### flow/run.sh
#!/bin/bash
# the make line also repeats each setting of config.mk as NAME=value (left out here)
make -C /OpenROAD-flow-scripts/flow DESIGN_CONFIG=/design/flow/config.mk WORK_HOME=/design/flow/orfs CLKGATE_MAP_FILE= finish
### flow/design.v
module cla32(input [31:0]a, input [31:0]b,output [32:0]out);
wire [1:0]w[0:32], L1[0:31], L2[0:31], L3[0:31], L4[0:31],L5[0:31];
wire L6[31:0];
genvar q;
generate    for(q=0; q<=31; q=q+1) begin
                  current_status s(.a(a[q]),.b(b[q]),.t(w[q+1]));
            end
endgenerate
assign w[0] = 0;
generate    for(q=0;q<=30;q=q+1) begin
                  look_ahead l(.s(w[31-q]),.f(w[30-q]),.o(L1[q]));
            end
endgenerate
assign L1[31] = w[0];
generate    for(q=0;q<=29;q=q+1) begin
                  look_ahead l(.s(L1[q]),.f(L1[q+2]),.o(L2[q]));
            end
endgenerate
assign L2[30] = L1[30];
assign L2[31] = L1[31];
generate    for(q=0;q<=27;q=q+1) begin
                  look_ahead l(.s(L2[q]),.f(L2[q+4]),.o(L3[q]));
            end
endgenerate
assign {L3[28], L3[29], L3[30], L3[31]} = {L2[28], L2[29], L2[30], L2[31]};
generate    for(q=0;q<=23;q=q+1) begin
                  look_ahead l(.s(L3[q]),.f(L3[q+8]),.o(L4[q]));
            end
endgenerate
generate    for(q=24;q<=31;q=q+1) begin
                  assign L4[q] = L3[q];
            end
endgenerate
generate    for(q=0;q<=15;q=q+1) begin
                  look_ahead l(.s(L4[q]),.f(L4[q+16]),.o(L5[q]));
            end
endgenerate
generate    for(q=16;q<=31;q=q+1) begin
                  assign L5[q] = L4[q];
            end
endgenerate
generate    for(q=0;q<=31;q=q+1) begin
                  assign L6[q] = a[q] ^ b[q] ^ L5[31-q][0];
            end
endgenerate
generate    for(q=0;q<=31;q=q+1) begin
                  assign out[q] = L6[q];
            end
            assign out[32] = w[0];
endgenerate
endmodule
module current_status(input a,input b,output [1:0]t);
      assign {t[0],t[1]} = {a || b , a && b};
endmodule
module look_ahead(input [1:0]s, input [1:0]f,output [1:0]o);
      assign o[1] = (s[1] & s[0] & !f[1]) | (s[0] & f[1] & f[0]);
      assign o[0] = (s[1] & s[0] & !f[1] & !f[0]) | (f[0] & s[0]);
endmodule
module wallace_mul(input [15:0] a, input [15:0] b, output [32:0] out, input clk);
wire [30:0] m[0:15];
reg [30:0] m15_1,m15_2,m15_3;
reg [30:0] u[14:0];
reg [31:0] v[14:0];
reg [31:0] v10_1,v12_2,v12_1;
reg [31:0] temp;
reg [31:0] temp_v;
genvar q,k,i,j;
assign m[0] = b[0] == 0 ? 31'b0 : {15'b0,a};
assign m[1] = b[1] == 0 ? 31'b0 : {14'b0,a,1'b0};
assign m[2] = b[2] == 0 ? 31'b0 : {13'b0,a,2'b0};
assign m[3] = b[3] == 0 ? 31'b0 : {12'b0,a,3'b0};
assign m[4] = b[4] == 0 ? 31'b0 : {11'b0,a,4'b0};
assign m[5] = b[5] == 0 ? 31'b0 : {10'b0,a,5'b0};
assign m[6] = b[6] == 0 ? 31'b0 : {9'b0,a,6'b0};
assign m[7] = b[7] == 0 ? 31'b0 : {8'b0,a,7'b0};
assign m[8] = b[8] == 0 ? 31'b0 : {7'b0,a,8'b0};
assign m[9] = b[9] == 0 ? 31'b0 : {6'b0,a,9'b0};
assign m[10] = b[10] == 0 ? 31'b0 : {5'b0,a,10'b0};
assign m[11] = b[11] == 0 ? 31'b0 : {4'b0,a,11'b0};
assign m[12] = b[12] == 0 ? 31'b0 : {3'b0,a,12'b0};
assign m[13] = b[13] == 0 ? 31'b0 : {2'b0,a,13'b0};
assign m[14] = b[14] == 0 ? 31'b0 : {1'b0,a,14'b0};
assign m[15] = b[15] == 0 ? 31'b0 : {a,15'b0};
generate    for(q=0; q<=14; q=q+1) begin
                  always @ ( posedge clk )
                        v[q][0] <= 0;
            end
endgenerate
generate    for(k=0; k<=12; k=k+3) begin
                  for(q=0; q<=30; q=q+1) begin
                  always @ ( posedge clk ) begin
                        u[k][q] <= m[k][q] ^ m[k+1][q] ^ m[k+2][q];
                        v[k][q+1] <= m[k][q] && m[k+1][q] || m[k+2][q] && ( m[k][q] || m[k+1][q] );
                  end
                  end
            end
            always @ ( posedge clk )
                  m15_1 <= m[15];
            for(q=0; q<=30; q=q+1) begin
            always @ ( posedge clk ) begin
                        u[1][q] <= u[0][q] ^ v[0][q] ^ u[3][q];
                        v[1][q+1] <= u[0][q] && v[0][q] || u[3][q] && ( u[0][q] || v[0][q] );
            end
            end
            for(q=0; q<=30; q=q+1) begin
            always @ ( posedge clk ) begin
                        u[2][q] <= u[6][q] ^ v[6][q] ^ v[3][q];
                        v[2][q+1] <= u[6][q] && v[6][q] || v[3][q] && ( u[6][q] || v[6][q] );
            end
            end
            for(q=0; q<=30; q=q+1) begin
            always @ ( posedge clk ) begin
                  u[4][q] <= u[9][q] ^ v[9][q] ^ u[12][q];
                  v[4][q+1] <= u[9][q] && v[9][q] || u[12][q] && ( u[9][q] || v[9][q] );
            end
            end
            always @ ( posedge clk ) begin
                  m15_2 <= m15_1;
                  v12_1 <= v[12];
            end
            for(q=0; q<=30; q=q+1) begin
            always @ ( posedge clk ) begin
                  u[5][q] <= u[1][q] ^ v[1][q] ^ u[2][q];
                  v[5][q+1] <= u[1][q] && v[1][q] || u[2][q] && ( u[1][q] || v[1][q] );
            end
            end
            for(q=0; q<=30; q=q+1) begin
            always @ ( posedge clk ) begin
                  u[7][q] <= u[4][q] ^ v[4][q] ^ v[2][q];
                  v[7][q+1] <= u[4][q] && v[4][q] || v[2][q] && ( u[4][q] || v[4][q] );
            end
            end
            always @ ( posedge clk ) begin
                  m15_3 <= m15_2;
                  v12_2 <= v12_1;
            end
            for(q=0; q<=30; q=q+1) begin
            always @ ( posedge clk ) begin
                  u[8][q] <= u[5][q] ^ v[5][q] ^ u[7][q];
                  v[8][q+1] <= u[5][q] && v[5][q] || u[7][q] && ( u[5][q] || v[5][q] );
            end
            end
            for(q=0; q<=30; q=q+1) begin
            always @ ( posedge clk ) begin
                  u[10][q] <= m15_3[q] ^ v12_2[q] ^ v[7][q];
                  v[10][q+1] <= m15_3[q] && v12_2[q] || v[7][q] && ( m15_3[q] || v12_2[q] );
            end
            end
            for(q=0; q<=30; q=q+1) begin
            always @ ( posedge clk ) begin
                  u[11][q] <= u[8][q] ^ v[8][q] ^ u[10][q];
                  v[11][q+1] <= u[8][q] && v[8][q] || u[10][q] && ( u[8][q] || v[8][q] );
            end
            end
            always @ ( posedge clk )
                  v10_1 <= v[10];
            for(q=0; q<=30; q=q+1) begin
            always @ ( posedge clk ) begin
                  u[13][q] <= u[11][q] ^ v[11][q] ^ v10_1[q];
                  v[13][q+1] <= u[11][q] && v[11][q] || v10_1[q] && ( u[11][q] || v[11][q] );
            end
            end
endgenerate
always @ ( posedge clk ) begin
      temp <= {1'b0,u[13]};
      temp_v <= v[13];
end
cla32 object(.a(temp),.b(temp_v),.out(out));
endmodule
### flow/constraint.sdc
create_clock -name core_clock -period 2.41 [get_ports {clk}]
set_input_delay 0.4820 -clock core_clock [delete_from_list [all_inputs] [get_ports {clk}]]
set_output_delay 0.4820 -clock core_clock [all_outputs]
set_load 0.01 [all_outputs]
### flow/config.mk
export PLATFORM = sky130hd
export DESIGN_NAME = wallace_mul
export DESIGN_NICKNAME = wallace_mul
export VERILOG_FILES = /design/flow/design.v
export SDC_FILE = /design/flow/constraint.sdc
export NUM_CORES = 4
export LEC_CHECK = 0
export CAP_MARGIN = 20
export CORE_MARGIN = 2
export CORE_UTILIZATION = 72
export CTS_CLUSTER_SIZE = 99
export HOLD_SLACK_MARGIN = -0.05
export PLACE_DENSITY_LB_ADDON = 0.03
export SETUP_SLACK_MARGIN = 0.68
export SLEW_MARGIN = 20
export TNS_END_PERCENT = 5
==> metrics.cfg, run 1 <==
[global_route]
grt_overflow=0
first_global_vias=15300
grt_max_degree=17
grt_usage_pct=33.7
grt_first_pass_wirelength_um=87400
antenna_found_initial=4

[place]
place_congestion=0.864
portBuffers=64
dp_hpwl_um=33900
place_inst=2311
post_dp_cell_area_um2=26000

[worst_setup_path]
r2r_end=u[11][11]$_DFF_P_
crit_buf_inv=4
worstPathArrival_ns=2.95
rrSetupSlack_ns=1.30
worst_setup_path_end_kind=output pin
path_common_cell=buf_4
slowest_delay_ns=0.35
critPathSlowestCell=o31ai_1
criticalPathCategory=register to output pin
r2r_start=v[8][11]$_DFF_P_
cp-endpoint=out[25]
crit_cells=11
startpoint=temp[20]$_DFF_P_
r2r_cells=1
cp-start-kind=register
critical-path-top-delay-family=buffers and inverters
crit_required_ns=1.93
path_cells=ha_1 -> buf_4 -> nor2_1 -> buf_4 -> nor2_1 -> o31ai_1 -> buf_4 -> mux2_2 -> o21ai_1 -> xnor2_1 -> buf_2
crit_fanout=5

[final_timing]
whs_ns=0.321
tightest_slew_ns=0.835
min_period_ns=3.43
period_used_pct=142
max_slew_margin_pct=44.2
maxSlewViolCount=0
skew_ns=0.0233
hold_viol=0
rsz0062_at_grt=yes
setup_ws_ns=-1.02
max_clock_freq_mhz=291
finalSetupViolCount=23

[synth]
ys_sh_adder_pct=22.6
syn-num-nets=2059
ys_sh_mux_pct=0.392
avgSynthCellArea_um2=14.0
synth.distinct_cells=69
top_cell=dfxtp_1
ys_seq_share_pct=59.8
xor_area_share_pct=0.840
ys_warn_count=4
flop_cell=dfxtp_1
async_reset_ff_share_pct=0
netlist_top_cells_count=716 x dfxtp_1, 261 x and2_1, 200 x fa_1
ys_seq_elements=716
synth-simple-area-share_pct=10.1
ys_area_um2=24000
compound_area_share_pct=3.75
top_area_cell=dfxtp_1
top_area_share_pct=59.8
yosys_cells=1714
mappedNetlistArea_um2=24000
yosys-dominant-comb-family=adder cells
edf_count=0
yosys-top-cells-area=dfxtp_1 60%, fa_1 17%, and2_1 6.8%, ha_1 5.8%, buf_4 1.0%
syn_inst=1714

[pwr]
pg_seq_w=0.0166
comb_power_share_pct=29.1
top_power_group=registers
internal_power_w=0.0262
p_clk_w=0.0105
seqPwrFrac_pct=43.3
p_comb_w=0.0111
p_per_area_nw_per_um2=1330
leakage_nw=12.5
swShare_pct=31.4
p_clk_share_pct=27.6
switchingPower_w=0.0120
power_w=0.0382
ir_drop_v=0.000830

[routing]
drtPass1Iterations=5
ant_nets=0
drc=0
vias=13600
finalWirelength_um=60300
vias_per_cell=5.58
first_iter_violations=857
post_drt_wl_per_cell_um=24.7

[clocking]
insertion_delay_ns=0.58
cts.sinks=716
clkTransAtPathRegs_ns=0.07
cts_hold_repair.buffers=0
max-clock-path-buffers=3
cts_buffers=66
cts_htree_levels=3
root_buffer=clkbuf_16
tritoncts=done

[outcome]
check.faults=negative setup slack
outcome=complete, but fails checks

[floorplanning]
num_rows=66
fp.dieH_um=186
core_area_um2=32600
initCoreUtil_pct=73.5
die_area_um2=34800
die_w_um=186
io_pins=66

[layout]
fillCellCount=1205
comb_area_um2=9530
nets=2291
syn2layout_area_growth_pct=19.7
final-seq-area_um2=14400
stdcell_count=2437
final_cell_area_um2=28700

[hold_path]
hold_class=register to register
holdCritStartpoint=v12_1[15]$_DFF_P_
holdPathEnd=v12_2[15]$_DFF_P_
holdPathStages=0

[job]
cap_viol_max_count=0
warning_count=66

==> repair_timing <==
item	in CTS	in global routing
pin swaps	23	24
buffers inserted	7	2
gates resized	170	81
setup endpoints to repair	32	30
==> through the flow <==
step / util, % / setup TNS (ns) / setup slack (ns)
after global routing: 88.0 / -19.39 / -1.13
after detailed placement: 79.6 / -13.75 / -0.909
after global placement: 79.6 / -12.91 / -0.836
after floorplan: - / -1.37 / -0.228
after CTS: 87.2 / -17.98 / -1.01
final: 88.0 / -16.59 / -1.02
==> routing by layer <==
layer	global-route usage (%)	share of wire, %	up-vias
li1	-	-	5914
met1	39.9	38	6895
met2	60.8	52	609
met3	6.04	6.1	171
met4	14.3	3.8	0
met5	0	0	-
==> cell type report <==
cell class / count / share of cell area [%]
diodes: 2 / 0.0174
clock buffers: 94 / 6.68
clock inverters: 21 / 0.981
inverters: 55 / 0.719
multi-input cells: 872 / 33.2
flip-flops and latches: 716 / 50.0
well taps: 442 / 1.93
repair buffers: 235 / 6.42
==> inputs of run 2 (changes only) <==
ABC_AREA = 1   (was unset)
CAP_MARGIN = 30   (was 20)
CTS_CLUSTER_DIAMETER = 307   (was unset)
CTS_CLUSTER_SIZE = unset   (was 99)
HOLD_SLACK_MARGIN = 0.3   (was -0.05)
PLACE_DENSITY = 0.73   (was unset)
PLACE_DENSITY_LB_ADDON = unset   (was 0.03)
SETUP_SLACK_MARGIN = 0.48   (was 0.68)
SLEW_MARGIN = 40   (was 20)
TNS_END_PERCENT = unset   (was 5)
clock period = 2.62 ns   (was 2.41 ns; I/O delays follow)
==> run 2 against run 1 <==
- non-clock buffer count shrank 60
- worst setup slack gained 0.58 ns
- cell count grew 18%
- still fails the layout checks on negative setup slack
- design area grew 5.3%
- power shrank 3.5%
- core utilization grew 1.7 points
- register-to-register slack gained 0.12 ns
- synthesized cell count grew 30%
- via count grew 18%
- first-iteration DRC count grew 64%
- global-route usage grew 2.3 points
==> metrics.cfg, run 2 <==
[pwr]
seqPwrFrac_pct=42.0
p_per_area_nw_per_um2=1220
power_w=0.0369
p_comb_w=0.0114
internal_power_w=0.0243
leakage_nw=15.0
pg_seq_w=0.0155
top_power_group=registers
comb_power_share_pct=30.9
swShare_pct=34.2
ir_drop_v=0.000965
switchingPower_w=0.0126
p_clk_w=0.0100
p_clk_share_pct=27.1

[worst_setup_path]
path_common_cell=nand2_2
worstPathArrival_ns=2.54
rrSetupSlack_ns=1.42
critPathSlowestCell=dfxtp_2
path_cells=inv_2 -> ha_4 -> nor2_4 -> inv_1 -> nand2_2 -> buf_4 -> nand3_1 -> nand2_2 -> nor2_2 -> o21ai_2 -> nand2_2 -> nand2_2 -> nand2_2 -> buf_6
crit_fanout=3
cp-endpoint=out[25]
crit_required_ns=2.10
crit_cells=14
r2r_start=v[2][12]$_DFF_P_
r2r_cells=1
slowest_delay_ns=0.35
criticalPathCategory=register to output pin
crit_buf_inv=4
r2r_end=u[7][12]$_DFF_P_
startpoint=temp_v[17]$_DFF_P_
cp-start-kind=register
critical-path-top-delay-family=simple AND/OR/NAND/NOR gates
worst_setup_path_end_kind=output pin

[final_timing]
setup_ws_ns=-0.447
maxSlewViolCount=0
finalSetupViolCount=23
period_used_pct=117
skew_ns=0.0203
rsz0062_at_grt=yes
min_period_ns=3.07
max_clock_freq_mhz=326
hold_viol=0

[clocking]
cts_htree_levels=3
max-clock-path-buffers=3
insertion_delay_ns=0.58
cts_buffers=66
tritoncts=done
root_buffer=clkbuf_16
clkTransAtPathRegs_ns=0.07
cts.sinks=716

[synth]
ys_sh_adder_pct=21.8
edf_count=0
yosys_cells=2225
top_area_cell=dfxtp_1
ys_area_um2=24800
yosys-top-cells-area=dfxtp_1 58%, fa_1 16%, nand2_1 7.2%, inv_1 5.8%, ha_1 5.7%
netlist_top_cells_count=716 x dfxtp_1, 478 x nand2_1, 383 x inv_1
compound_area_share_pct=1.24
top_area_share_pct=57.8
syn_inst=2225
top_cell=dfxtp_1
ys_warn_count=4
synth-simple-area-share_pct=10.6
ys_sh_mux_pct=0
async_reset_ff_share_pct=0
ys_seq_share_pct=57.8
flop_cell=dfxtp_1
synth.distinct_cells=33
ys_seq_elements=716
yosys-dominant-comb-family=adder cells
avgSynthCellArea_um2=11.1
mappedNetlistArea_um2=24800
syn-num-nets=2570
xor_area_share_pct=0.560

[routing]
ant_nets=0
vias=16000
first_iter_violations=1403
drc=0
drtPass1Iterations=5
n_antenna_cell=0
vias_per_cell=5.58
post_drt_wl_per_cell_um=23.9
finalWirelength_um=68700

[layout]
final-seq-area_um2=14400
comb_area_um2=9960
nets=2715
final_util_pct=89.6
syn2layout_area_growth_pct=21.8
fillCellCount=1209
stdcell_count=2868

[job]
cap_viol_max_count=0
warning_count=67

[floorplanning]
initCoreUtil_pct=73.6
fp.dieH_um=190
io_pins=66
die_w_um=190
die_area_um2=35900
core_area_um2=33700
num_rows=67

[place]
place_congestion=0.828
portBuffers=64
place_inst=2722
dp_hpwl_um=32800

[global_route]
first_global_vias=17300
grt_usage_pct=36.0
grt_overflow=0
grt_first_pass_wirelength_um=97100
antenna_found_initial=2
grt_max_degree=17

[hold_path]
holdPathEnd=m15_3[21]$_DFF_P_
hold_class=register to register
holdPathStages=0
holdCritStartpoint=m15_2[21]$_DFF_P_

[outcome]
check.faults=negative setup slack
outcome=complete, but fails checks

-- run 2: final cells by class --
type                    count  area share [%]
clock buffers              97            6.39
flip-flops and latches    716            47.8
inverters                 396            5.06
multi-input cells        1015            33.0
clock inverters            21            1.01
repair buffers            175            4.94
well taps                 448            1.86
-- run 2: what timing repair did --
action | CTS | global route
endpoints found under the setup margin | 25 | 23
resized | 460 | 144
pin swaps | 119 | 92
setup buffers | 21 | 7
hold buffers | 0 | 0
-- run 2: routing by layer --
metal / global-route usage [%] / wire length, um
met1: 40.9 / 23900
met4: 15.5 / 4120
met2: 66.6 / 35600
met3: 6.68 / 5000
met5: 0 / 28
-- run 2: through the flow --
stage	setup slack [ns]	cell area, um^2	TNS (ns)	hold slack, ns
6_report	-0.447	30200	-7.39	0.323
5_1_grt	-0.582	30200	-9.45	0.324
4_1_cts	-0.296	29600	-4.70	0.307
3_5_place_dp	-0.265	26200	-3.55	0.312
3_3_place_gp	-0.180	26200	-2.34	0.310
2_1_floorplan	0.473	24800	0	0.310
==> inputs of run 3 (changes only) <==
CAP_MARGIN = 20   (was 30)
CORE_UTILIZATION = 70   (was 72)
CTS_CLUSTER_DIAMETER = 272   (was 307)
HOLD_SLACK_MARGIN = unset   (was 0.3)
PLACE_DENSITY = unset   (was 0.73)
PLACE_DENSITY_LB_ADDON = 0.05   (was unset)
SETUP_SLACK_MARGIN = 0.29   (was 0.48)
SLEW_MARGIN = 20   (was 40)
clock period = 2.38 ns   (was 2.62 ns; I/O delays follow)
==> run 3 against run 2 <==
- still fails the layout checks on negative setup slack
- design area about the same
- clock power up 7%
- count of clock-buffer cells in the layout fell by 1
- power increased by 8.3%
- routed wire length is 7.3% lower
- core utilization fell by 2.6 points
- clock skew increased by 0.015 ns
- largest power group unchanged
==> metrics.cfg, run 3 <==
[clocking]
insertion_delay_ns=0.61
cts.sinks=716
clkTransAtPathRegs_ns=0.08
max-clock-path-buffers=3
cts_htree_levels=3
tritoncts=done
root_buffer=clkbuf_16
cts_buffers=66

[pwr]
p_clk_w=0.0107
internal_power_w=0.0265
p_clk_share_pct=26.7
switchingPower_w=0.0134
p_per_area_nw_per_um2=1320
pg_seq_w=0.0169
p_comb_w=0.0123
seqPwrFrac_pct=42.4
comb_power_share_pct=30.9
swShare_pct=33.6
top_power_group=registers
ir_drop_v=0.000970
leakage_nw=15.1

[synth]
synth.distinct_cells=33
avgSynthCellArea_um2=11.1
ys_sh_mux_pct=0
syn_inst=2225
yosys-top-cells-area=dfxtp_1 58%, fa_1 16%, nand2_1 7.2%, inv_1 5.8%, ha_1 5.7%
async_reset_ff_share_pct=0
ys_seq_share_pct=57.8
compound_area_share_pct=1.24
yosys-dominant-comb-family=adder cells
syn-num-nets=2570
ys_area_um2=24800
edf_count=0
top_area_share_pct=57.8
ys_seq_elements=716
top_cell=dfxtp_1
yosys_cells=2225
xor_area_share_pct=0.560
top_area_cell=dfxtp_1
flop_cell=dfxtp_1
ys_warn_count=4
mappedNetlistArea_um2=24800
ys_sh_adder_pct=21.8
synth-simple-area-share_pct=10.6
netlist_top_cells_count=716 x dfxtp_1, 478 x nand2_1, 383 x inv_1

[hold_path]
holdPathStages=0
holdPathEnd=temp_v[29]$_DFF_P_
hold_class=register to register
holdCritStartpoint=v[13][29]$_DFF_P_

[worst_setup_path]
cp-endpoint=out[24]
crit_cells=14
crit_buf_inv=2
critPathSlowestCell=dfxtp_2
startpoint=temp[20]$_DFF_P_
r2r_start=u[1][6]$_DFF_P_
critical-path-top-delay-family=simple AND/OR/NAND/NOR gates
worstPathArrival_ns=2.59
path_common_cell=nand2_1
worst_setup_path_end_kind=output pin
cp-start-kind=register
crit_fanout=5
slowest_delay_ns=0.38
r2r_end=u[5][6]$_DFF_P_
r2r_cells=1
criticalPathCategory=register to output pin
path_cells=inv_2 -> ha_4 -> nor2_4 -> nand2_1 -> nand2_1 -> nand2_1 -> nor2_1 -> nor2_2 -> o21ai_2 -> nand3_2 -> nand2_1 -> nand2_1 -> nand2_1 -> buf_2
crit_required_ns=1.90
rrSetupSlack_ns=1.33

[final_timing]
hold_viol=0
tightest_slew_ns=0.628
period_used_pct=129
whs_ns=0.305
rsz0062_at_grt=yes
max_clock_freq_mhz=326
skew_ns=0.0351
min_period_ns=3.07
maxSlewViolCount=0
max_slew_margin_pct=58.0
tns_ns=-11.88
setup_ws_ns=-0.689
finalSetupViolCount=23

[outcome]
check.faults=negative setup slack
outcome=complete, but fails checks

[layout]
nets=2742
syn2layout_area_growth_pct=21.9

[routing]
finalWirelength_um=63600
first_iter_violations=873
drc=0
vias=15300
ant_nets=0
post_drt_wl_per_cell_um=21.9
drtPass1Iterations=5
vias_per_cell=5.27

[floorplanning]
io_pins=66
fp.dieH_um=192
die_area_um2=36900
die_w_um=192
core_area_um2=34700
num_rows=68
initCoreUtil_pct=71.4

[global_route]
grt_max_degree=17
antenna_found_initial=1
grt_first_pass_wirelength_um=93900
first_global_vias=17000
grt_usage_pct=34.9
grt_overflow=0

[job]
warning_count=64
cap_viol_max_count=0

[place]
dp_hpwl_um=33200
place_congestion=0.831
portBuffers=64
dpl_worst_slack_ns=-0.434

## run 3: layout make-up
class / count / area [um^2]
Timing Repair Buffer: 202 / 1690
Clock buffer: 96 / 1930
Multi-Input combinational cell: 1015 / 9840
Inverter: 396 / 1520
Sequential cell: 716 / 14400
Tap cell: 455 / 569
Fill cell: 1388 / 4490
Antenna cell: 1 / 2.50
Clock inverter: 19 / 263
## run 3: routing by layer
layer | share of wire (%) | global-route usage (%)
met3 | 6.4 | 6.98
met2 | 53 | 63.2
met1 | 36 | 38.9
met4 | 5.4 | 17.7
met5 | 0 | 0
## run 3: through the flow
step                      cells  total power (W)  utilization (%)  instance area (um^2)
final                      2900           0.0399             87.1                 30200
after CTS                  2886           0.0380             85.4                 29700
after global placement     2743           0.0247             75.7                 26300
after floorplan            2225           0.0217                -                 24800
after detailed placement   2743           0.0253             75.7                 26300
after global routing       2899           0.0414             87.0                 30200
## run 3: what timing repair did
action	4_1_cts	5_1_grt
endpoints found under the setup margin	25	25
hold buffers	0	0
pin swaps	118	92
resized	432	124
buffers inserted	28	13
==> inputs of run 4 (changes only) <==
CORE_UTILIZATION = 49   (was 70)
CTS_CLUSTER_DIAMETER = 391   (was 272)
CTS_CLUSTER_SIZE = 34   (was unset)
MAX_ROUTING_LAYER = met5   (was unset)
PLACE_DENSITY = 0.87   (was unset)
PLACE_DENSITY_LB_ADDON = unset   (was 0.05)
SETUP_SLACK_MARGIN = 0.17   (was 0.29)
TNS_END_PERCENT = 35   (was unset)
clock period = 2.62 ns   (was 2.38 ns; I/O delays follow)
==> run 4 against run 3 <==
- still fails the layout checks on negative setup slack
- combinational power decreased by 17%
- critical path depth unchanged
- core utilization decreased by 30 points
- global-route usage decreased by 15 points
- sequential power decreased by about 10%
- area after synthesis unchanged
- routed wire length decreased by 13%
- largest cell class unchanged
- largest power group unchanged
==> metrics.cfg, run 4 <==
[pwr]
comb_power_share_pct=33.8
p_clk_w=0.00484
switchingPower_w=0.0102
p_per_area_nw_per_um2=1060
swShare_pct=34.0
seqPwrFrac_pct=50.1
power_w=0.0301
ir_drop_v=0.000634
p_comb_w=0.0102
top_power_group=registers
p_clk_share_pct=16.1
internal_power_w=0.0199
leakage_nw=14.2
pg_seq_w=0.0151

[routing]
first_iter_violations=1118
drc=0
vias_per_cell=4.87
drtPass1Iterations=5
n_antenna_cell=0
ant_nets=0
vias=14700
finalWirelength_um=55100
post_drt_wl_per_cell_um=18.2

[final_timing]
tightest_slew_ns=0.795
max_slew_margin_pct=46.8
rsz0062_at_grt=yes
maxSlewViolCount=0
setup_ws_ns=-0.489
skew_ns=0.0420
hold_viol=0
max_clock_freq_mhz=322
period_used_pct=119
finalSetupViolCount=23
min_period_ns=3.11

[worst_setup_path]
r2r_cells=1
worst_setup_path_end_kind=output pin
r2r_end=u[4][13]$_DFF_P_
cp-start-kind=register
slowest_delay_ns=0.37
crit_fanout=4
rrSetupSlack_ns=1.57
critPathSlowestCell=dfxtp_2
path_common_cell=nand2_1
r2r_start=u[9][13]$_DFF_P_
worstPathArrival_ns=2.59
startpoint=temp[16]$_DFF_P_
crit_buf_inv=3
crit_cells=14
critical-path-top-delay-family=simple AND/OR/NAND/NOR gates
criticalPathCategory=register to output pin
cp-endpoint=out[24]
crit_required_ns=2.10
path_cells=inv_1 -> ha_4 -> nor2_4 -> nand2_1 -> nand2_2 -> inv_1 -> nand3_1 -> nand2_1 -> o21ai_2 -> nand3_1 -> nand2_1 -> nand2_1 -> nand2_1 -> buf_2

[place]
post_dp_cell_area_um2=26500
place_inst=2964
dpl_worst_slack_ns=-0.334
place_congestion=0.868
dp_hpwl_um=35900
portBuffers=64

[synth]
ys_warn_count=4
top_cell=dfxtp_1
avgSynthCellArea_um2=11.1
netlist_top_cells_count=716 x dfxtp_1, 478 x nand2_1, 383 x inv_1
xor_area_share_pct=0.560
syn-num-nets=2570
yosys_cells=2225
ys_sh_adder_pct=21.8
async_reset_ff_share_pct=0
top_area_cell=dfxtp_1
compound_area_share_pct=1.24
mappedNetlistArea_um2=24800
synth.distinct_cells=33
top_area_share_pct=57.8
synth-simple-area-share_pct=10.6
ys_seq_elements=716
ys_sh_mux_pct=0
syn_inst=2225
yosys-dominant-comb-family=adder cells
yosys-top-cells-area=dfxtp_1 58%, fa_1 16%, nand2_1 7.2%, inv_1 5.8%, ha_1 5.7%
edf_count=0
ys_seq_share_pct=57.8
ys_area_um2=24800
flop_cell=dfxtp_1

[layout]
final-seq-area_um2=14400
nets=2694
comb_area_um2=9400
fillCellCount=3569
final_util_pct=56.7
syn2layout_area_growth_pct=14.5
stdcell_count=3021
final_cell_area_um2=28400

[clocking]
insertion_delay_ns=0.60
cts_htree_levels=1
clkTransAtPathRegs_ns=0.12
root_buffer=clkbuf_16
cts.sinks=716
max-clock-path-buffers=3
cts_buffers=25
tritoncts=done

[global_route]
first_global_vias=16100
grt_max_degree=35
grt_overflow=0
grt_usage_pct=20.1
antenna_found_initial=0
grt_first_pass_wirelength_um=83000

[floorplanning]
io_pins=66
die_area_um2=52400
initCoreUtil_pct=49.5
num_rows=82
fp.dieH_um=229
die_w_um=229
core_area_um2=50100

[hold_path]
hold_class=register to register
holdCritStartpoint=v12_1[16]$_DFF_P_
holdPathStages=0
holdPathEnd=v12_2[16]$_DFF_P_

[job]
warning_count=63
cap_viol_max_count=0

[outcome]
outcome=complete, but fails checks
check.faults=negative setup slack

## run 4: area by class of cell
class | count | area share [%]
multi-input combinational | 1015 | 33.1
sequential | 716 | 50.7
inverter | 396 | 5.30
timing repair buffer | 195 | 5.61
tap | 672 | 2.96
clock inverter | 2 | 0.137
clock buffer | 25 | 2.20
## run 4: what timing repair did
item | 4_1_cts | 5_1_grt
gates resized | 299 | 120
setup buffers | 16 | 14
pin swaps | 90 | 67
hold buffers | 0 | 0
setup endpoints to repair | 24 | 23
## run 4: per-layer routing
| metal | up-vias | share of wire, % | routed length, um | track usage [%] |
|---|---|---|---|---|
| met2 | 624 | 54 | 29700 | 39.2 |
| met3 | 226 | 4.9 | 2690 | 2.05 |
| li1 | 6665 | - | - | - |
| met4 | 0 | 5.0 | 2750 | 8.95 |
| met1 | 7186 | 36 | 19900 | 21.7 |
| met5 | - | 0 | 0 | 0 |
## run 4: per-stage QoR
stage / hold WS [ns] / setup TNS, ns
6_report: 0.317 / -8.44
4_1_cts: 0.323 / -6.95
3_5_place_dp: 0.312 / -4.92
3_3_place_gp: 0.311 / -3.65
2_1_floorplan: 0.310 / 0
5_1_grt: 0.331 / -11.15
==> inputs of run 5 (changes only) <==
CAP_MARGIN = 30   (was 20)
CORE_UTILIZATION = 72   (was 49)
CTS_CLUSTER_DIAMETER = 307   (was 391)
CTS_CLUSTER_SIZE = unset   (was 34)
HOLD_SLACK_MARGIN = 0.3   (was unset)
MAX_ROUTING_LAYER = unset   (was met5)
PLACE_DENSITY = unset   (was 0.87)
SETUP_SLACK_MARGIN = -0.24   (was 0.17)
SLEW_MARGIN = 40   (was 20)
TNS_END_PERCENT = unset   (was 35)
clock period = 2.59 ns   (was 2.62 ns; I/O delays follow)
==> run 5 against run 4 <==
- the layout still fails its checks (negative setup slack)
- area after synthesis did not move
- hold slack improved by 0.0041 ns
- clock skew fell by 0.015 ns
- synthesized cell count did not move
- power rose by 25%
- count of clock-buffer cells in the layout rose by 65
- global-route usage rose by 15 points
- core utilization rose by 33 points
- sequential share of layout area fell by 3.0 points
==> metrics.cfg, run 5 <==
[synth]
async_reset_ff_share_pct=0
yosys-dominant-comb-family=adder cells
edf_count=0
synth.distinct_cells=33
ys_sh_adder_pct=21.8
top_cell=dfxtp_1
avgSynthCellArea_um2=11.1
netlist_top_cells_count=716 x dfxtp_1, 478 x nand2_1, 383 x inv_1
synth-simple-area-share_pct=10.6
flop_cell=dfxtp_1
ys_sh_mux_pct=0
yosys_cells=2225
ys_seq_share_pct=57.8
xor_area_share_pct=0.560
ys_warn_count=4
mappedNetlistArea_um2=24800
syn-num-nets=2570
ys_area_um2=24800
top_area_share_pct=57.8
yosys-top-cells-area=dfxtp_1 58%, fa_1 16%, nand2_1 7.2%, inv_1 5.8%, ha_1 5.7%
compound_area_share_pct=1.24
syn_inst=2225
top_area_cell=dfxtp_1
ys_seq_elements=716

[pwr]
ir_drop_v=0.000732
p_comb_w=0.0122
p_clk_w=0.00965
swShare_pct=35.2
top_power_group=registers
internal_power_w=0.0243
p_per_area_nw_per_um2=1240
switchingPower_w=0.0132
leakage_nw=15.0
power_w=0.0375
seqPwrFrac_pct=41.8
p_clk_share_pct=25.7
pg_seq_w=0.0157
comb_power_share_pct=32.5

[final_timing]
min_period_ns=3.20
whs_ns=0.321
finalSetupViolCount=23
hold_viol=0
rsz0062_at_grt=yes
maxSlewViolCount=0
setup_ws_ns=-0.612
period_used_pct=124
skew_ns=0.0266
max_clock_freq_mhz=312

[hold_path]
holdPathStages=0
holdCritStartpoint=u[13][28]$_DFF_P_
holdPathEnd=temp[28]$_DFF_P_
hold_class=register to register

[outcome]
check.faults=negative setup slack
outcome=complete, but fails checks

[routing]
first_iter_violations=1185
post_drt_wl_per_cell_um=24.4
vias=16000
n_antenna_cell=0
drc=0
drtPass1Iterations=5
finalWirelength_um=69900
ant_nets=0
vias_per_cell=5.60

[place]
portBuffers=64
dp_hpwl_um=33200
place_congestion=0.886
dpl_worst_slack_ns=-0.368
post_dp_cell_area_um2=26100

[worst_setup_path]
crit_required_ns=2.07
path_common_cell=nand2_2
startpoint=temp[18]$_DFF_P_
critPathSlowestCell=dfxtp_2
worstPathArrival_ns=2.68
worst_setup_path_end_kind=output pin
r2r_cells=1
cp-start-kind=register
crit_buf_inv=3
criticalPathCategory=register to output pin
critical-path-top-delay-family=simple AND/OR/NAND/NOR gates
crit_fanout=4
rrSetupSlack_ns=1.24
crit_cells=13
slowest_delay_ns=0.38
r2r_start=v[0][9]$_DFF_P_
r2r_end=u[1][9]$_DFF_P_
cp-endpoint=out[21]
path_cells=inv_2 -> ha_4 -> nor2_4 -> nand2_4 -> buf_6 -> nand4_1 -> nand2_2 -> nand2_2 -> nand2_2 -> nand2_2 -> nand2_2 -> xor2_2 -> buf_2

[floorplanning]
core_area_um2=33700
die_area_um2=35900
initCoreUtil_pct=73.6
io_pins=66
die_w_um=190
num_rows=67
fp.dieH_um=190

[global_route]
antenna_found_initial=2
grt_usage_pct=35.1
grt_overflow=0
grt_first_pass_wirelength_um=94000
first_global_vias=17000
grt_max_degree=18

[clocking]
root_buffer=clkbuf_16
tritoncts=done
max-clock-path-buffers=3
insertion_delay_ns=0.65
cts_buffers=61
clkTransAtPathRegs_ns=0.08
cts_hold_repair.buffers=0
cts_htree_levels=2
cts.sinks=716

[job]
cap_viol_max_count=0
warning_count=66

[layout]
final_util_pct=89.9
syn2layout_area_growth_pct=22.1
nets=2708
final_cell_area_um2=30300

==> run 5: layout make-up <==
class	instances	area, um^2
clock buffers	90	1810
well taps	448	561
flip-flops and latches	716	14400
multi-input cells	1015	10200
repair buffers	173	1450
clock inverters	20	292
fillers	1144	3420
inverters	396	1540
==> run 5: per-layer routing <==
metal  wire length, um  track usage [%]
met1             23600             39.9
met4              4320             17.0
met2             36400             63.4
met3              5540             7.18
met5                11                0
==> run 5: metrics by stage <==
stage,instances,TNS [ns]
after CTS,2842,-6.54
final,2858,-9.48
after global placement,2720,-2.89
after detailed placement,2720,-3.63
after global routing,2858,-11.49
after floorplan,2225,0
==> run 5: repair_timing <==
| item | CTS | global route |
|---|---|---|
| buffers inserted | 26 | 17 |
| pin swaps | 155 | 130 |
| setup endpoints to repair | 23 | 23 |
| gates cloned | 0 | 0 |
| gates resized | 436 | 222 |
==> inputs of run 6 (changes only) <==
ABC_AREA = unset   (was 1)
CAP_MARGIN = 20   (was 30)
CORE_UTILIZATION = 66   (was 72)
CTS_CLUSTER_DIAMETER = 54   (was 307)
GPL_TIMING_DRIVEN = 1   (was unset)
HOLD_SLACK_MARGIN = unset   (was 0.3)
MAX_ROUTING_LAYER = met5   (was unset)
PLACE_DENSITY_LB_ADDON = 0.02   (was unset)
SETUP_SLACK_MARGIN = 0.56   (was -0.24)
SLEW_MARGIN = 20   (was 40)
clock period = 3.41 ns   (was 2.59 ns; I/O delays follow)
==> run 6 against run 5 <==
- still fails the layout checks on negative setup slack
- worst setup slack improved by 0.38 ns
- register-to-register slack gained 1.1 ns
- hold slack better by 0.0017 ns
- global-route usage down 9.9 points
- highest routed layer is now met4
- clock power down 25%
- clock skew is 0.014 ns lower
- first-iteration DRC count is 66% lower
- cell count decreased by 17%
==> metrics.cfg, run 6 <==
[worst_setup_path]
startpoint=temp[11]$_DFF_P_
worstPathArrival_ns=2.96
crit_required_ns=2.73
worst_setup_path_end_kind=output pin
cp-endpoint=out[25]
r2r_end=u[11][11]$_DFF_P_
path_cells=buf_4 -> ha_4 -> nand3b_1 -> a221o_1 -> a221oi_4 -> buf_4 -> buf_6 -> nor2_2 -> a311oi_2 -> o21ai_1 -> xnor2_1 -> buf_2
crit_buf_inv=4
rrSetupSlack_ns=2.36
crit_fanout=4
r2r_start=v[8][11]$_DFF_P_
critical-path-top-delay-family=AND-OR/OR-AND gates
critPathSlowestCell=a221o_1
r2r_cells=1
slowest_delay_ns=0.37
criticalPathCategory=register to output pin
crit_cells=12
path_common_cell=buf_4
cp-start-kind=register

[final_timing]
skew_ns=0.0128
setup_ws_ns=-0.233
maxSlewViolCount=0
hold_viol=0
finalSetupViolCount=13
tightest_slew_ns=0.873
max_slew_margin_pct=41.6
max_clock_freq_mhz=275
tns_ns=-1.27
min_period_ns=3.64
period_used_pct=107
rsz0062_at_grt=yes

[synth]
avgSynthCellArea_um2=14.0
synth.distinct_cells=69
flop_cell=dfxtp_1
xor_area_share_pct=0.840
ys_seq_elements=716
yosys-dominant-comb-family=adder cells
netlist_top_cells_count=716 x dfxtp_1, 261 x and2_1, 200 x fa_1
ys_area_um2=24000
async_reset_ff_share_pct=0
edf_count=0
top_area_cell=dfxtp_1
ys_sh_mux_pct=0.392
ys_sh_adder_pct=22.6
top_area_share_pct=59.8
mappedNetlistArea_um2=24000
yosys-top-cells-area=dfxtp_1 60%, fa_1 17%, and2_1 6.8%, ha_1 5.8%, buf_4 1.0%
ys_warn_count=4
syn_inst=1714
ys_seq_share_pct=59.8
top_cell=dfxtp_1
syn-num-nets=2059
synth-simple-area-share_pct=10.1
yosys_cells=1714
compound_area_share_pct=3.75

[place]
post_dp_cell_area_um2=25200
portBuffers=64
place_congestion=0.834
place_inst=2221
dpl_worst_slack_ns=-0.0666
dp_hpwl_um=29800

[hold_path]
holdCritStartpoint=v[12][26]$_DFF_P_
hold_class=register to register
holdPathStages=0
holdPathEnd=v12_1[26]$_DFF_P_

[layout]
nets=2205
stdcell_count=2368
syn2layout_area_growth_pct=18.9
final_cell_area_um2=28500
fillCellCount=2012

[floorplanning]
fp.dieH_um=195
initCoreUtil_pct=67.2
io_pins=66
core_area_um2=35700
die_w_um=195
die_area_um2=37900
num_rows=69

[outcome]
outcome=complete, but fails checks
check.faults=negative setup slack

[pwr]
p_comb_w=0.00727
seqPwrFrac_pct=44.1
p_per_area_nw_per_um2=913
p_clk_share_pct=28.0
p_clk_w=0.00727
comb_power_share_pct=28.0
switchingPower_w=0.00785
power_w=0.0260
ir_drop_v=0.000629
top_power_group=registers
internal_power_w=0.0182
swShare_pct=30.2
pg_seq_w=0.0115
leakage_nw=12.2

[routing]
ant_nets=0
drtPass1Iterations=4
post_drt_wl_per_cell_um=19.4
drc=0
first_iter_violations=403
finalWirelength_um=45900
n_antenna_cell=0
vias_per_cell=5.14
vias=12200

[global_route]
grt_overflow=0
first_global_vias=13600
grt_first_pass_wirelength_um=72800
antenna_found_initial=0
grt_usage_pct=25.2
grt_max_degree=17

[clocking]
tritoncts=done
root_buffer=clkbuf_16
cts_hold_repair.buffers=0
clkTransAtPathRegs_ns=0.06
cts_buffers=66
cts_htree_levels=3
insertion_delay_ns=0.59
cts.sinks=716
max-clock-path-buffers=3

[job]
warning_count=63
cap_viol_max_count=0

[run 6: area by class of cell]
type / count / area [um^2] / area share, %
flip-flops and latches: 716 / 14400 / 50.4
multi-input cells: 872 / 9900 / 34.7
repair buffers: 149 / 1250 / 4.40
clock buffers: 94 / 1870 / 6.55
clock inverters: 21 / 317 / 1.11
inverters: 55 / 211 / 0.742
well taps: 461 / 577 / 2.02
[run 6: routing by layer]
layer / share of wire [%] / track usage, % / up-vias
li1: - / - / 5728
met3: 3.6 / 4.41 / 88
met5: 0 / 0 / -
met4: 2.4 / 8.52 / 0
met1: 44 / 32.5 / 6101
met2: 50 / 43.4 / 244
[run 6: per-stage QoR]
stage,hold WS (ns),utilization [%]
floorplan,0.310,-
global placement,0.310,70.6
detailed placement,0.312,70.6
CTS,0.319,79.1
global route,0.326,79.9
finish,0.323,79.9
[run 6: repair_timing]
item,CTS,global route
gates cloned,0,0
resized,266,63
setup buffers,23,9
pin swaps,53,35
setup endpoints to repair,23,23
==> inputs of run 7 (changes only) <==
CORE_UTILIZATION = 64   (was 66)
CTS_CLUSTER_DIAMETER = unset   (was 54)
GPL_TIMING_DRIVEN = unset   (was 1)
MAX_ROUTING_LAYER = unset   (was met5)
PLACE_DENSITY_LB_ADDON = unset   (was 0.02)
SETUP_SLACK_MARGIN = 0.82   (was 0.56)
clock period = 2.94 ns   (was 3.41 ns; I/O delays follow)
==> run 7 against run 6 <==
- still fails the layout checks on negative setup slack
- via count increased by 2.2%
- routed wire length decreased by 2.0%
- die area increased by 3.1%
- cell count increased by 4.4%
- critical path type unchanged
- largest cell class unchanged
==> metrics.cfg, run 7 <==
[outcome]
outcome=complete, but fails checks
check.faults=negative setup slack

[hold_path]
hold_class=register to register
holdPathEnd=u[10][12]$_DFF_P_
holdCritStartpoint=v[7][12]$_DFF_P_
holdPathStages=0

[worst_setup_path]
worstPathArrival_ns=3.02
cp-endpoint=out[25]
crit_fanout=4
crit_buf_inv=5
slowest_delay_ns=0.40
crit_required_ns=2.35
cp-start-kind=register
path_cells=inv_2 -> ha_4 -> buf_4 -> nand3b_1 -> a221o_1 -> a221oi_4 -> buf_4 -> buf_6 -> nor2_2 -> a311oi_2 -> o21ai_1 -> xnor2_1 -> buf_2
critical-path-top-delay-family=AND-OR/OR-AND gates
critPathSlowestCell=a221o_1
crit_cells=13
path_common_cell=buf_4
worst_setup_path_end_kind=output pin
r2r_end=u[11][11]$_DFF_P_
startpoint=temp[11]$_DFF_P_
rrSetupSlack_ns=1.93
r2r_start=v[8][11]$_DFF_P_
r2r_cells=1
criticalPathCategory=register to output pin

[synth]
async_reset_ff_share_pct=0
synth.distinct_cells=69
ys_sh_mux_pct=0.392
synth-simple-area-share_pct=10.1
top_area_cell=dfxtp_1
yosys-dominant-comb-family=adder cells
edf_count=0
xor_area_share_pct=0.840
compound_area_share_pct=3.75
top_cell=dfxtp_1
ys_seq_share_pct=59.8
ys_sh_adder_pct=22.6
mappedNetlistArea_um2=24000
flop_cell=dfxtp_1
ys_area_um2=24000
ys_warn_count=4
top_area_share_pct=59.8
syn-num-nets=2059
avgSynthCellArea_um2=14.0
yosys-top-cells-area=dfxtp_1 60%, fa_1 17%, and2_1 6.8%, ha_1 5.8%, buf_4 1.0%
netlist_top_cells_count=716 x dfxtp_1, 261 x and2_1, 200 x fa_1
syn_inst=1714
ys_seq_elements=716
yosys_cells=1714

[final_timing]
tightest_slew_ns=0.834
finalSetupViolCount=20
skew_ns=0.0221
maxSlewViolCount=0
setup_ws_ns=-0.665
tns_ns=-8.41
min_period_ns=3.61
hold_viol=0
max_clock_freq_mhz=277
period_used_pct=123
rsz0062_at_grt=yes
max_slew_margin_pct=44.2

[pwr]
leakage_nw=12.8
p_clk_share_pct=27.4
swShare_pct=29.5
top_power_group=registers
switchingPower_w=0.00942
internal_power_w=0.0225
p_comb_w=0.00985
p_per_area_nw_per_um2=1080
pg_seq_w=0.0133
p_clk_w=0.00875
ir_drop_v=0.000579
seqPwrFrac_pct=41.7
comb_power_share_pct=30.9

[place]
place_congestion=0.855
post_dp_cell_area_um2=26200
dp_hpwl_um=29300
portBuffers=64

[layout]
nets=2297
syn2layout_area_growth_pct=23.5
fillCellCount=2034
final_cell_area_um2=29600

[floorplanning]
core_area_um2=36800
io_pins=66
fp.dieH_um=198
initCoreUtil_pct=65.2
die_area_um2=39000
die_w_um=198
num_rows=70

[global_route]
antenna_found_initial=0
grt_max_degree=17
grt_usage_pct=24.2
grt_overflow=0
grt_first_pass_wirelength_um=71600
first_global_vias=13800

[clocking]
cts.sinks=716
cts_buffers=68
cts_htree_levels=3
insertion_delay_ns=0.58
clkTransAtPathRegs_ns=0.06
tritoncts=done
root_buffer=clkbuf_16
max-clock-path-buffers=3

[job]
cap_viol_max_count=0
warning_count=66

[routing]
drc=0
met2_length_um=22200
first_iter_violations=387
wl_met3_um=1830
highest_layer=met4
routedLengthMet1_um=19800
drtPass1Iterations=6
vias=12400
vias_per_cell=5.02
n_antenna_cell=0
post_drt_wl_per_cell_um=18.2
ant_nets=0
finalWirelength_um=45000

run 7: repair_timing:
item	in CTS	in global routing
buffers inserted	28	11
pin swaps	54	35
hold endpoints to repair	0	0
hold buffers	0	0
gates resized	268	46
setup endpoints to repair	27	24
run 7: routing by layer:
| metal | vias to the layer above | GRT usage, % |
|---|---|---|
| li1 | 5933 | - |
| met1 | 6164 | 31.3 |
| met2 | 239 | 40.9 |
| met3 | 90 | 4.30 |
| met4 | 0 | 9.27 |
| met5 | - | 0 |
run 7: cell type report:
type,count,area (um^2),share of cell area (%)
flip-flops and latches,716,14400,48.6
multi-input cells,872,10200,34.4
clock buffers,106,2050,6.92
repair buffers,239,1950,6.60
well taps,468,586,1.98
clock inverters,17,248,0.837
inverters,55,219,0.740
run 7: stage by stage:
step | util [%] | hold slack, ns | cells | setup WS [ns] | power, W
after global routing | 80.5 | 0.325 | 2473 | -0.806 | 0.0336
after detailed placement | 71.2 | 0.312 | 2311 | -0.429 | 0.0216
after CTS | 79.7 | 0.313 | 2462 | -0.685 | 0.0315
after global placement | 71.2 | 0.310 | 2311 | -0.352 | 0.0213
after floorplan | - | 0.310 | 1714 | 0.247 | 0.0181
final | 80.5 | 0.314 | 2473 | -0.665 | 0.0319
==> inputs of run 8 (changes only) <==
CAP_MARGIN = 35   (was 20)
CORE_ASPECT_RATIO = 0.52   (was unset)
CORE_MARGIN = 10   (was 2)
CORE_UTILIZATION = 33   (was 64)
CTS_CLUSTER_DIAMETER = 54   (was unset)
GPL_ROUTABILITY_DRIVEN = 0   (was unset)
GPL_TIMING_DRIVEN = 1   (was unset)
HOLD_SLACK_MARGIN = 0.29   (was unset)
MAX_ROUTING_LAYER = met4   (was unset)
PLACE_DENSITY_LB_ADDON = 0.04   (was unset)
SETUP_SLACK_MARGIN = 0.99   (was 0.82)
TNS_END_PERCENT = 90   (was unset)
clock period = 5.41 ns   (was 2.94 ns; I/O delays follow)
==> run 8 against run 7 <==
- sequential share of layout area grew 2.6 points
- synthesized cell count is the same
- design area shrank 5.3%
- largest power group unchanged
- sequential power shrank 46%
- cell count grew 14%
- critical path type unchanged
- sequential cell count is the same
- hold slack lost 0.0053 ns
- the run now finishes clean
- critical endpoint is now out[21]
==> metrics.cfg, run 8 <==
[worst_setup_path]
critical-path-top-delay-family=AND-OR/OR-AND gates
crit_required_ns=4.33
rrSetupSlack_ns=4.34
path_cells=inv_1 -> ha_1 -> or2_1 -> a221o_1 -> a221oi_4 -> o22ai_2 -> nor2_2 -> buf_4 -> o21ai_1 -> xnor2_1 -> dlygate4sd2_1
crit_fanout=6
r2r_cells=1
startpoint=temp[12]$_DFF_P_
r2r_start=v[1][14]$_DFF_P_
critPathSlowestCell=a221oi_4
cp-start-kind=register
cp-endpoint=out[21]
worstPathArrival_ns=3.15
criticalPathCategory=register to output pin
crit_cells=11
worst_setup_path_end_kind=output pin
crit_buf_inv=3
r2r_end=u[5][14]$_DFF_P_
slowest_delay_ns=0.35

[pwr]
leakage_nw=11.8
comb_power_share_pct=25.8
ir_drop_v=0.000228
p_comb_w=0.00413
pg_seq_w=0.00718
seqPwrFrac_pct=44.8
switchingPower_w=0.00488
p_per_area_nw_per_um2=571
p_clk_w=0.00470
p_clk_share_pct=29.3
internal_power_w=0.0111
swShare_pct=30.5
top_power_group=registers

[floorplanning]
initCoreUtil_pct=33.2
fp.dieH_um=214
die_area_um2=84400
core_area_um2=72100
io_pins=66
die_w_um=394
num_rows=71

[place]
portBuffers=64
dp_hpwl_um=37800
post_dp_cell_area_um2=25500

[final_timing]
skew_ns=0.0169
tns_ns=0
hold_viol=0
min_period_ns=4.23
max_clock_freq_mhz=236
finalSetupViolCount=0
maxSlewViolCount=0
max_slew_margin_pct=39.5
tightest_slew_ns=0.905
period_used_pct=78.2
rsz0062_at_grt=yes

[clocking]
clkTransAtPathRegs_ns=0.06
cts_htree_levels=3
cts_buffers=67
cts.sinks=716
root_buffer=clkbuf_16
max-clock-path-buffers=3
tritoncts=done
insertion_delay_ns=0.60

[hold_path]
holdCritStartpoint=u[1][1]$_DFF_P_
holdPathStages=0
hold_class=register to register
holdPathEnd=u[5][1]$_DFF_P_

[synth]
yosys_cells=1714
synth.distinct_cells=69
yosys-top-cells-area=dfxtp_1 60%, fa_1 17%, and2_1 6.8%, ha_1 5.8%, buf_4 1.0%
top_cell=dfxtp_1
syn-num-nets=2059
ys_seq_elements=716
async_reset_ff_share_pct=0
avgSynthCellArea_um2=14.0
mappedNetlistArea_um2=24000
top_area_cell=dfxtp_1
syn_inst=1714
flop_cell=dfxtp_1
top_area_share_pct=59.8
ys_warn_count=4
ys_sh_adder_pct=22.6
yosys-dominant-comb-family=adder cells
ys_area_um2=24000
ys_seq_share_pct=59.8
synth-simple-area-share_pct=10.1
xor_area_share_pct=0.840
compound_area_share_pct=3.75
netlist_top_cells_count=716 x dfxtp_1, 261 x and2_1, 200 x fa_1
edf_count=0
ys_sh_mux_pct=0.392

[global_route]
grt_usage_pct=12.3
grt_first_pass_wirelength_um=77200
grt_max_degree=17
antenna_found_initial=3
first_global_vias=12000
grt_overflow=0

[routing]
finalWirelength_um=50300
vias_per_cell=4.04
vias=11400
drtPass1Iterations=5
first_iter_violations=556
drc=0
ant_nets=0
post_drt_wl_per_cell_um=17.8

[layout]
final_cell_area_um2=28000
nets=2138
syn2layout_area_growth_pct=16.9
final_util_pct=38.9
fillCellCount=6814

[job]
cap_viol_max_count=0
warning_count=63

[outcome]
outcome=timing/DRC/antenna clean

run 8: layout make-up:
type / count / area (um^2) / share of cell area (%)
antenna: 2 / 5.00 / 0.0179
clock buffer: 88 / 1880 / 6.70
clock inverter: 29 / 324 / 1.16
inverter: 55 / 206 / 0.737
multi-input combinational: 872 / 9260 / 33.0
sequential: 716 / 14300 / 51.1
tap: 985 / 1230 / 4.40
timing repair buffer: 81 / 783 / 2.79
run 8: per-layer routing:
| layer | up-vias | track usage (%) | routed length (um) | share of wire [%] |
|---|---|---|---|---|
| li1 | 5616 | - | - | - |
| met3 | 72 | 2.94 | 2430 | 4.8 |
| met1 | 5525 | 20.8 | 30600 | 61 |
| met4 | 0 | 2.89 | 868 | 1.7 |
| met2 | 208 | 13.5 | 16400 | 33 |
| met5 | - | - | 0 | 0 |
run 8: timing repair:
action                     4_1_cts  5_1_grt
hold buffers                     0        0
resized                         33       44
setup endpoints to repair       14       14
setup buffers                    7        7
pin swaps                        8       10
run 8: stage by stage:
stage	hold slack [ns]	worst slack, ns	instances	power (W)
final	0.308	1.18	2828	0.0160
after global routing	0.311	0.931	2826	0.0170
after CTS	0.309	0.825	2818	0.0161
after detailed placement	0.312	1.27	2694	0.0112
after global placement	0.310	1.33	2693	0.0113
after floorplan	0.310	2.15	1714	0.00952
==> inputs of run 9 (changes only) <==
CAP_MARGIN = 0   (was 35)
CELL_PAD_IN_SITES_DETAIL_PLACEMENT = 2   (was unset)
CELL_PAD_IN_SITES_GLOBAL_PLACEMENT = 3   (was unset)
CORE_ASPECT_RATIO = 0.69   (was 0.52)
CORE_MARGIN = 2   (was 10)
CORE_UTILIZATION = 31   (was 33)
CTS_CLUSTER_DIAMETER = 256   (was 54)
GPL_ROUTABILITY_DRIVEN = unset   (was 0)
GPL_TIMING_DRIVEN = unset   (was 1)
HOLD_SLACK_MARGIN = unset   (was 0.29)
PLACE_DENSITY_LB_ADDON = unset   (was 0.04)
SETUP_SLACK_MARGIN = -0.11   (was 0.99)
SLEW_MARGIN = 10   (was 20)
TNS_END_PERCENT = 65   (was 90)
clock period = 3.71 ns   (was 5.41 ns; I/O delays follow)
==> run 9 against run 8 <==
- critical path depth increased by 1
- critical path type unchanged
- largest cell class unchanged
- non-clock buffer count increased by 22
- clock skew increased by 0.0011 ns
- design area increased by 2.3%
- register-to-register slack got worse by 1.7 ns
- the layout now fails its checks (negative setup slack)
==> metrics.cfg, run 9 <==
[final_timing]
tightest_slew_ns=0.877
finalSetupViolCount=2
rsz0062_at_grt=yes
period_used_pct=103
maxSlewViolCount=0
max_slew_margin_pct=41.4
hold_viol=0
max_clock_freq_mhz=263
min_period_ns=3.81
skew_ns=0.0180
setup_ws_ns=-0.0951

[pwr]
p_comb_w=0.00643
p_per_area_nw_per_um2=845
switchingPower_w=0.00740
ir_drop_v=0.000301
power_w=0.0242
swShare_pct=30.5
pg_seq_w=0.0105
internal_power_w=0.0168
p_clk_w=0.00728
comb_power_share_pct=26.5
leakage_nw=12.0
seqPwrFrac_pct=43.4
p_clk_share_pct=30.1
top_power_group=registers

[synth]
yosys-top-cells-area=dfxtp_1 60%, fa_1 17%, and2_1 6.8%, ha_1 5.8%, buf_4 1.0%
xor_area_share_pct=0.840
mappedNetlistArea_um2=24000
yosys_cells=1714
async_reset_ff_share_pct=0
ys_sh_adder_pct=22.6
ys_warn_count=4
ys_seq_share_pct=59.8
syn_inst=1714
edf_count=0
synth.distinct_cells=69
compound_area_share_pct=3.75
top_cell=dfxtp_1
ys_sh_mux_pct=0.392
avgSynthCellArea_um2=14.0
top_area_cell=dfxtp_1
syn-num-nets=2059
ys_area_um2=24000
top_area_share_pct=59.8
ys_seq_elements=716
flop_cell=dfxtp_1
synth-simple-area-share_pct=10.1
yosys-dominant-comb-family=adder cells
netlist_top_cells_count=716 x dfxtp_1, 261 x and2_1, 200 x fa_1

[job]
cap_viol_max_count=0
warning_count=63

[hold_path]
holdPathEnd=u[11][2]$_DFF_P_
holdCritStartpoint=u[8][2]$_DFF_P_
holdPathStages=0
hold_class=register to register

[worst_setup_path]
critical-path-top-delay-family=AND-OR/OR-AND gates
cp-endpoint=out[25]
r2r_end=u[5][9]$_DFF_P_
crit_cells=12
startpoint=temp[11]$_DFF_P_
critPathSlowestCell=a221o_1
crit_required_ns=2.97
cp-start-kind=register
criticalPathCategory=register to output pin
worst_setup_path_end_kind=output pin
path_cells=inv_2 -> ha_4 -> or2_4 -> a221o_1 -> a221oi_4 -> buf_4 -> buf_6 -> nor2_4 -> a311oi_2 -> o21ai_2 -> xnor2_1 -> buf_2
crit_buf_inv=4
rrSetupSlack_ns=2.65
r2r_cells=1
worstPathArrival_ns=3.06
r2r_start=v[1][9]$_DFF_P_
slowest_delay_ns=0.35
crit_fanout=5

[floorplanning]
core_area_um2=76400
num_rows=84
io_pins=66
initCoreUtil_pct=31.4
die_area_um2=79600
die_w_um=339
fp.dieH_um=235

[global_route]
grt_max_degree=17
grt_overflow=0
first_global_vias=13900
grt_usage_pct=14.1
antenna_found_initial=3
grt_first_pass_wirelength_um=83400

[place]
dp_hpwl_um=39500
post_dp_cell_area_um2=25700
portBuffers=64
dpl_worst_slack_ns=-0.0310
place_congestion=0.792

[clocking]
insertion_delay_ns=0.60
max-clock-path-buffers=3
cts_htree_levels=3
cts_hold_repair.buffers=0
cts_buffers=72
clkTransAtPathRegs_ns=0.06
tritoncts=done
root_buffer=clkbuf_16
cts.sinks=716

[layout]
final_cell_area_um2=28700
final-seq-area_um2=14300
nets=2165
final_util_pct=37.5
fillCellCount=7655
syn2layout_area_growth_pct=19.7
comb_area_um2=9510

[outcome]
outcome=complete, but fails checks
check.faults=negative setup slack

[routing]
first_iter_violations=396
finalWirelength_um=53400
post_drt_wl_per_cell_um=18.4
vias=12100
drc=0
vias_per_cell=4.15
ant_nets=0
drtPass1Iterations=4

[run 9: layer usage]
layer	track usage, %	share of wire (%)	routed length [um]	up-vias
li1	-	-	-	5654
met1	20.6	54	28800	6165
met2	19.8	41	21900	161
met3	2.44	2.9	1540	93
met4	3.99	2.2	1180	0
met5	-	0	0	-
[run 9: layout make-up]
type | instances | area share [%]
well taps | 1032 | 4.50
clock inverters | 27 | 1.20
inverters | 55 | 0.720
diodes | 1 | 0.00872
repair buffers | 103 | 3.24
flip-flops and latches | 716 | 50.0
multi-input cells | 872 | 33.2
clock buffers | 101 | 7.15
[run 9: what timing repair did]
| action | in CTS | in global routing |
|---|---|---|
| setup buffers | 8 | 6 |
| pin swaps | 15 | 19 |
| endpoints found under the setup margin | 18 | 19 |
| resized | 107 | 60 |
[run 9: per-stage QoR]
step	TNS (ns)	cells	hold WS [ns]
finish	-0.115	2907	0.315
global placement	0	2768	0.311
floorplan	0	1714	0.310
CTS	-1.72	2902	0.311
detailed placement	-0.0310	2768	0.313
global route	-1.66	2906	0.319
==> inputs of run 10 (changes only) <==
ABC_AREA = 0   (was unset)
CAP_MARGIN = 20   (was 0)
CELL_PAD_IN_SITES_DETAIL_PLACEMENT = 1   (was 2)
CELL_PAD_IN_SITES_GLOBAL_PLACEMENT = unset   (was 3)
CORE_ASPECT_RATIO = unset   (was 0.69)
CORE_MARGIN = 8   (was 2)
CORE_UTILIZATION = 49   (was 31)
CTS_CLUSTER_DIAMETER = unset   (was 256)
GPL_TIMING_DRIVEN = 1   (was unset)
PLACE_DENSITY_LB_ADDON = 0.04   (was unset)
SETUP_SLACK_MARGIN = unset   (was -0.11)
SLEW_MARGIN = 20   (was 10)
TNS_END_PERCENT = unset   (was 65)
clock period = 4.27 ns   (was 3.71 ns; I/O delays follow)
==> run 10 against run 9 <==
- now clean on timing, DRC and antenna
- combinational power down 25%
- critical endpoint is now out[17]
- first-iteration DRC count down 1.3%
- synthesized cell count unchanged
- routed wire length down 13%
- core utilization up 19 points
==> metrics.cfg, run 10 <==
[outcome]
outcome=timing/DRC/antenna clean

[synth]
ys_warn_count=4
ys_seq_elements=716
ys_seq_share_pct=59.8
ys_sh_mux_pct=0.392
top_area_cell=dfxtp_1
yosys-top-cells-area=dfxtp_1 60%, fa_1 17%, and2_1 6.8%, ha_1 5.8%, buf_4 1.0%
yosys_cells=1714
syn-num-nets=2059
yosys-dominant-comb-family=adder cells
avgSynthCellArea_um2=14.0
syn_inst=1714
edf_count=0
async_reset_ff_share_pct=0
compound_area_share_pct=3.75
netlist_top_cells_count=716 x dfxtp_1, 261 x and2_1, 200 x fa_1
flop_cell=dfxtp_1
top_cell=dfxtp_1
xor_area_share_pct=0.840
top_area_share_pct=59.8
mappedNetlistArea_um2=24000
synth-simple-area-share_pct=10.1
synth.distinct_cells=69
ys_sh_adder_pct=22.6
ys_area_um2=24000

[routing]
drtPass1Iterations=4
ant_nets=0
vias=11900
first_iter_violations=391
vias_per_cell=4.83
drc=0
finalWirelength_um=46700
post_drt_wl_per_cell_um=19.0
n_antenna_cell=0

[worst_setup_path]
crit_required_ns=3.42
rrSetupSlack_ns=3.27
worstPathArrival_ns=3.29
crit_cells=9
criticalPathCategory=register to output pin
r2r_end=u[8][8]$_DFF_P_
crit_fanout=6
path_cells=inv_1 -> ha_1 -> or2_0 -> a221o_1 -> a221oi_4 -> o22ai_2 -> nor2_2 -> xor2_1 -> clkdlybuf4s50_1
r2r_cells=1
critPathSlowestCell=clkdlybuf4s50_1
r2r_start=v[5][8]$_DFF_P_
slowest_delay_ns=0.56
crit_buf_inv=2
startpoint=temp[12]$_DFF_P_
cp-start-kind=register
critical-path-top-delay-family=AND-OR/OR-AND gates
worst_setup_path_end_kind=output pin
cp-endpoint=out[17]

[job]
cap_viol_max_count=0
warning_count=62

[clocking]
insertion_delay_ns=0.58
cts_hold_repair.buffers=0
root_buffer=clkbuf_16
cts.sinks=716
cts_buffers=71
tritoncts=done
max-clock-path-buffers=3
cts_htree_levels=3
clkTransAtPathRegs_ns=0.06

[pwr]
internal_power_w=0.0143
top_power_group=registers
leakage_nw=11.7
pg_seq_w=0.00910
seqPwrFrac_pct=45.3
switchingPower_w=0.00583
p_comb_w=0.00480
comb_power_share_pct=23.9
p_clk_share_pct=30.9
swShare_pct=29.0
p_clk_w=0.00621
ir_drop_v=0.000302
p_per_area_nw_per_um2=728

[floorplanning]
core_area_um2=48600
die_w_um=237
fp.dieH_um=237
die_area_um2=56200
io_pins=66
initCoreUtil_pct=49.3
num_rows=81

[hold_path]
holdPathStages=0
holdCritStartpoint=m15_2[25]$_DFF_P_
holdPathEnd=m15_3[25]$_DFF_P_
hold_class=register to register

[global_route]
grt_first_pass_wirelength_um=74900
grt_max_degree=17
grt_overflow=0
antenna_found_initial=0
first_global_vias=13600
grt_usage_pct=17.6

[final_timing]
skew_ns=0.0182
max_slew_margin_pct=38.9
whs_ns=0.313
finalSetupViolCount=0
hold_viol=0
max_clock_freq_mhz=241
maxSlewViolCount=0
min_period_ns=4.15
setup_ws_ns=0.121
period_used_pct=97.2
tightest_slew_ns=0.913
rsz0062_at_grt=yes

[place]
dp_hpwl_um=32900
place_inst=2329
place_congestion=0.808
portBuffers=64
dpl_worst_slack_ns=0.418

[layout]
final_util_pct=56.7
syn2layout_area_growth_pct=15.2
nets=2131
stdcell_count=2462

run 10: metal layers:
layer,GRT usage (%),share of wire [%],vias up
li1,-,-,5598
met1,22.3,46,6048
met2,29.0,49,162
met3,2.62,3.1,73
met4,5.65,1.9,0
met5,-,0,-
run 10: final cells by class:
class,instances,area [um^2]
tap,622,778
clock inverter,23,264
sequential,716,14300
clock buffer,104,2110
fill,4603,21000
inverter,55,206
timing repair buffer,70,683
multi-input combinational,872,9230
run 10: what timing repair did:
| item | 4_1_cts | 5_1_grt |
|---|---|---|
| setup buffers | 4 | 2 |
| pin swaps | 5 | 6 |
| resized | 26 | 30 |
| setup endpoints to repair | 11 | 9 |
run 10: per-stage QoR:
stage | power, W | instance area [um^2] | setup TNS (ns)
global placement | 0.0137 | 25000 | 0
global route | 0.0214 | 27600 | -0.0398
CTS | 0.0203 | 27500 | 0
finish | 0.0201 | 27600 | 0
floorplan | 0.0121 | 24000 | 0
detailed placement | 0.0139 | 25000 | 0
Power and IR drop assume default switching activity.
